## AXIS_FIR_v1_0
module AXIS_FIR_v1_0 # 
    (
        parameter integer C_S_AXIS_TDATA_WIDTH	= 16,
        parameter integer C_M_AXIS_TDATA_WIDTH	= 32,
        parameter integer C_M_AXIS_START_COUNT	= 32
    )
    (
        input wire [3:0] s_axis_tkeep,
        output wire [3:0] m_axis_tkeep,
        input wire  s_axis_aclk,
        input wire  s_axis_aresetn,
        output wire  s_axis_tready,
        input wire [C_S_AXIS_TDATA_WIDTH-1 : 0] s_axis_tdata,
        input wire [(C_S_AXIS_TDATA_WIDTH/8)-1 : 0] s_axis_tstrb,
        input wire  s_axis_tlast,
        input wire  s_axis_tvalid,
        input wire  m_axis_aclk,
        input wire  m_axis_aresetn,
        output wire  m_axis_tvalid,
        output wire [C_M_AXIS_TDATA_WIDTH-1 : 0] m_axis_tdata,
        output wire [(C_M_AXIS_TDATA_WIDTH/8)-1 : 0] m_axis_tstrb,
        output wire  m_axis_tlast,
        input wire  m_axis_tready
    );
Settings: LEC_CHECK=0, CAP_MARGIN=20, CORE_MARGIN=2, CORE_UTILIZATION=72, PLACE_DENSITY_LB_ADDON=0.0, SETUP_SLACK_MARGIN=0.69, SLEW_MARGIN=20; clock period 5.13 ns.
run.sh (not shown) runs the stock make flow with config.mk's settings and CLKGATE_MAP_FILE=.
The starting point ran to the end with violations: setup timing.
Next try:
Settings changed: ABC_AREA set to 1, PLACE_DENSITY set to 0.35, PLACE_DENSITY_LB_ADDON 0.0 to unset, SETUP_SLACK_MARGIN 0.69 to unset.
Clock period 5.13 ns to 4.59 ns, I/O delays scaled along.
After rerunning:
- This time the run stopped in global routing (5_1_grt) (GRT-0232)
- synthesized area climbs by 8.2%
- die area goes up by about 8%
- synthesized cell count came out higher by 29%
Next try:
Settings changed: ABC_AREA 1 to unset, PLACE_DENSITY 0.35 to unset.
Clock period 4.59 ns to 5.21 ns, I/O delays scaled along.
- The new run ran to the end with violations: setup timing
- die size came out lower by 7.5%
- synthesized cell count decreases by 23%
- synthesized area drops by 7.6%
Next try:
Settings changed: ABC_AREA set to 1, PLACE_DENSITY_LB_ADDON set to 0.02.
Clock period 5.21 ns to 5.49 ns, I/O delays scaled along.
After rerunning: The changed run completed and failed the layout checks on setup timing; count of clock-buffer cells in the layout grows by 2; hold slack gains 0.0050 ns; wire length increases by 8.2%; die size goes up by 8.1%.

========
Setup of v6:
AXIS_FIR_v1_0 again, from the RTL that the note above started with.
Settings: LEC_CHECK=0, CAP_MARGIN=20, CELL_PAD_IN_SITES_GLOBAL_PLACEMENT=0, CORE_ASPECT_RATIO=0.72, CORE_MARGIN=2, CORE_UTILIZATION=72, GPL_ROUTABILITY_DRIVEN=1, GPL_TIMING_DRIVEN=1, SLEW_MARGIN=20, TNS_END_PERCENT=65; clock period 5.5 ns.
v6 finished all stages; layout check result: FAIL, due to setup timing.
#### Input delta (v7 over v6)
--- a/flow/config.mk
+++ b/flow/config.mk
@@ -9,2 +8,0 @@
-export CELL_PAD_IN_SITES_GLOBAL_PLACEMENT = 0
-export CORE_ASPECT_RATIO = 0.72
@@ -12,3 +10 @@
-export CORE_UTILIZATION = 72
-export GPL_ROUTABILITY_DRIVEN = 1
-export GPL_TIMING_DRIVEN = 1
+export CORE_UTILIZATION = 40
@@ -16 +11,0 @@
-export TNS_END_PERCENT = 65
==> flow/constraint.sdc <==
create_clock -name core_clock -period 7.24 [get_ports {s_axis_aclk}]
set_input_delay 1.4480 -clock core_clock [delete_from_list [all_inputs] [get_ports {s_axis_aclk}]]
set_output_delay 1.4480 -clock core_clock [all_outputs]
set_load 0.01 [all_outputs]
Results
v7: flow completed, timing, DRC and antenna clean. Non-clock buffer count ends up higher on v6. Of the two values seen for cell with the largest stage delay on the worst path, sky130_fd_sc_hd__edfxtp_1 was produced by v7 and sky130_fd_sc_hd__fa_1 by v6. Of v7 and v6, it is v7 that has the lower relative area change from synthesis to final layout.

========
AXIS_FIR_v1_0 again, from the RTL that the note above started with.
Settings: LEC_CHECK=0, CAP_MARGIN=15, CORE_MARGIN=2, CORE_UTILIZATION=72, CTS_CLUSTER_DIAMETER=28, SETUP_SLACK_MARGIN=1.64, SLEW_MARGIN=20; clock period 6.8 ns.
The starting point finished clean.
Edit:
CAP_MARGIN = 20   (was 15)
CTS_CLUSTER_DIAMETER = unset   (was 28)
PLACE_DENSITY = 0.43   (was unset)
SETUP_SLACK_MARGIN = unset   (was 1.64)
clock period = 5.13 ns   (was 6.8 ns; I/O delays follow)
After rerunning: This time the run completed, yet does not pass: setup timing. Synthesized area stays the same. Hold slack improves by 0.013 ns. Cell count climbs by 2.4%. Wire length climbs by about 1.2%. Non-clock buffer count increases by 425.
Edit:
CORE_UTILIZATION = 64   (was 72)
PLACE_DENSITY = unset   (was 0.43)
clock period = 5.96 ns   (was 5.13 ns; I/O delays follow)
=>
- The changed run finished with setup timing left
- maximum frequency increases by a few percent
- via count came out lower by roughly a tenth
- area after synthesis stays the same
- count of clock-buffer cells in the layout came out higher by 1
Edit:
CORE_UTILIZATION = 72   (was 64)
PLACE_DENSITY = 0.64   (was unset)
clock period = 5.35 ns   (was 5.96 ns; I/O delays follow)
After rerunning: The changed run finished but fails on setup timing. Die size came out lower by about 11%. Worst hold slack stays flat. Worst setup slack got worse by 0.78 ns.
Edit:
CORE_UTILIZATION = 62   (was 72)
PLACE_DENSITY = unset   (was 0.64)
clock period = 5.82 ns   (was 5.35 ns; I/O delays follow)
What happened: The new run finished but failed the layout checks on setup timing; first-iteration DRC count decreases by 33%; maximum frequency increases by 2.2%; die area increases by 16%; worst setup slack improved by 0.61 ns; via count decreases by 8.7%; utilization decreases by 15 points; final area decreases by 4.2%.

========
AXIS_FIR_v1_0 again, from the RTL that the note above started with.
export LEC_CHECK = 0
export CAP_MARGIN = 20
export CELL_PAD_IN_SITES_GLOBAL_PLACEMENT = 1
export CORE_ASPECT_RATIO = 1.33
export CORE_MARGIN = 9
export CORE_UTILIZATION = 17
export GPL_ROUTABILITY_DRIVEN = 1
export GPL_TIMING_DRIVEN = 1
export HOLD_SLACK_MARGIN = -0.01
export MAX_ROUTING_LAYER = met4
export SETUP_SLACK_MARGIN = 0.71
export SLEW_MARGIN = 20
export TNS_END_PERCENT = 65
create_clock -name core_clock -period 6.23 [get_ports {s_axis_aclk}]
The baseline ran to the end with violations: setup timing.
==> next run, changes <==
- ABC_AREA: unset -> 1
- HOLD_SLACK_MARGIN: -0.01 -> unset
- PLACE_DENSITY_LB_ADDON: unset -> 0.2
What happened: The new run finished clean. Non-clock buffer count falls by 294. Routed wire length rises by well over a third. Utilization falls by 0.82 points. Count of clock-buffer cells in the layout rises by 16. Area after synthesis rises by a little under a tenth. Via count rises by about a fifth. First-iteration DRC count rises by about a fifth. Clock skew rises by 0.065 ns. Global-route usage rises by 2.8 points. Synthesized cell count rises by a quarter to a third. Hold slack hardly moves.
==> next run, changes <==
- ABC_AREA: 1 -> unset
- CELL_PAD_IN_SITES_GLOBAL_PLACEMENT: 1 -> unset
- CORE_ASPECT_RATIO: 1.33 -> unset
- CORE_MARGIN: 9 -> 2
- CORE_UTILIZATION: 17 -> 12
- GPL_ROUTABILITY_DRIVEN: 1 -> unset
- GPL_TIMING_DRIVEN: 1 -> unset
- MAX_ROUTING_LAYER: met4 -> unset
- PLACE_DENSITY_LB_ADDON: 0.2 -> unset
- SETUP_SLACK_MARGIN: 0.71 -> unset
- TNS_END_PERCENT: 65 -> unset
- clock period: 6.23 -> 9.06 ns (I/O delays scaled with it)
=>
- core utilization goes down by 5.9 points
- cell area goes down by 7.0%
- routed wire length goes down by 36%
==> next run, changes <==
- CORE_UTILIZATION: 12 -> 31
- clock period: 9.06 -> 7.38 ns (I/O delays scaled with it)
Register-to-register slack loses 1.7 ns.
Hold slack improved by 0.0052 ns.
Routed wire length went down by 2.1%.
Critical path depth came out higher by 3.
Final cell count fell by 33%.
Final area decreases by 6.6%.
Die size drops by 61%.
Sequential share of layout area came out higher by 1.5 points.

========
Starting RTL as in the previous note.
==> flow/design.v (excerpt) <==
module AXIS_FIR_v1_0 # 
    (
        parameter integer C_S_AXIS_TDATA_WIDTH	= 16,
        parameter integer C_M_AXIS_TDATA_WIDTH	= 32,
        parameter integer C_M_AXIS_START_COUNT	= 32
    )
    (
        input wire [3:0] s_axis_tkeep,
        output wire [3:0] m_axis_tkeep,
        input wire  s_axis_aclk,
        input wire  s_axis_aresetn,
        output wire  s_axis_tready,
        input wire [C_S_AXIS_TDATA_WIDTH-1 : 0] s_axis_tdata,
        input wire [(C_S_AXIS_TDATA_WIDTH/8)-1 : 0] s_axis_tstrb,
        input wire  s_axis_tlast,
        input wire  s_axis_tvalid,
        input wire  m_axis_aclk,
        input wire  m_axis_aresetn,
        output wire  m_axis_tvalid,
        output wire [C_M_AXIS_TDATA_WIDTH-1 : 0] m_axis_tdata,
        output wire [(C_M_AXIS_TDATA_WIDTH/8)-1 : 0] m_axis_tstrb,
        output wire  m_axis_tlast,
        input wire  m_axis_tready
    );
    wire [C_S_AXIS_TDATA_WIDTH-1 : 0] fir_data_in;
    wire [C_M_AXIS_TDATA_WIDTH-1 : 0] fir_data_out;
    wire enable_fir;
    AXIS_FIR_v1_0_S_AXIS # ( 
        .C_S_AXIS_TDATA_WIDTH(C_S_AXIS_TDATA_WIDTH)
    ) AXIS_FIR_v1_0_S_AXIS_inst (
        .s_axis_tkeep(s_axis_tkeep),
        .enable_fir(enable_fir),
        .fir_data_in(fir_data_in),
        .S_AXIS_ACLK(s_axis_aclk),
        .S_AXIS_ARESETN(s_axis_aresetn),
        .S_AXIS_TREADY(s_axis_tready),
        .S_AXIS_TDATA(s_axis_tdata),
        .S_AXIS_TSTRB(s_axis_tstrb),
        .S_AXIS_TLAST(s_axis_tlast),
        .S_AXIS_TVALID(s_axis_tvalid)
    );
    AXIS_FIR_v1_0_M_AXIS # ( 
        .C_M_AXIS_TDATA_WIDTH(C_M_AXIS_TDATA_WIDTH),
        .C_M_START_COUNT(C_M_AXIS_START_COUNT)
    ) AXIS_FIR_v1_0_M_AXIS_inst (
        .m_axis_tkeep(m_axis_tkeep),
  ...
clock: 6.66 ns
lec_check: 0
cap_margin: 20
core_margin: 2
core_utilization: 72
cts_cluster_diameter: 28
cts_cluster_size: 14
place_density_lb_addon: 0.28
setup_slack_margin: 1.95
slew_margin: 20
The first run finished but fails on setup timing.
==> next run, changes <==
Settings changed: CORE_UTILIZATION 72 to 40, CTS_CLUSTER_DIAMETER 28 to default, CTS_CLUSTER_SIZE 14 to default, PLACE_DENSITY_LB_ADDON 0.28 to default, SETUP_SLACK_MARGIN 1.95 to default.
Clock period 6.66 ns to 8.0 ns, I/O delays scaled along.
- This time the run produced a clean layout
- synthesized cell count is unchanged
- register-to-register slack improved by 1600 ps
- critical path depth fell by 1
- non-clock buffer count fell by 526
- wire length fell by 38%
- worst hold slack got worse by 3.4 ps
==> next run, changes <==
Settings changed: ABC_AREA from default to 1, CAP_MARGIN 20 to 30, GPL_ROUTABILITY_DRIVEN from default to 0, MAX_ROUTING_LAYER from default to met4, MIN_ROUTING_LAYER from default to met2, PLACE_DENSITY from default to 0.41, SETUP_SLACK_MARGIN from default to -0.36.
=>
- synthesized area goes up by a little under a tenth
- clock-buffer cell count increases by 5
- hold slack improves by 8.1 ps
- synthesized cell count goes up by a quarter to a third
- first-iteration DRC count went up to 4.5 times its value
- die area came out higher by a little under a tenth
==> next run, changes <==
Settings changed: ABC_AREA 1 to default, CAP_MARGIN 30 to 20, CORE_UTILIZATION 40 to 70, GPL_ROUTABILITY_DRIVEN 0 to default, MIN_ROUTING_LAYER met2 to default, PLACE_DENSITY 0.41 to default, SETUP_SLACK_MARGIN -0.36 to default.
Clock period 8.0 ns to 6.09 ns, I/O delays scaled along.
With this change the flow reached the layout checks and failed them: setup timing; cell area fell by 6.4%; wire length goes down by 32%; register-to-register slack degrades by 1700 ps; area after synthesis came out lower by 7.6%; die area decreases by 47%.
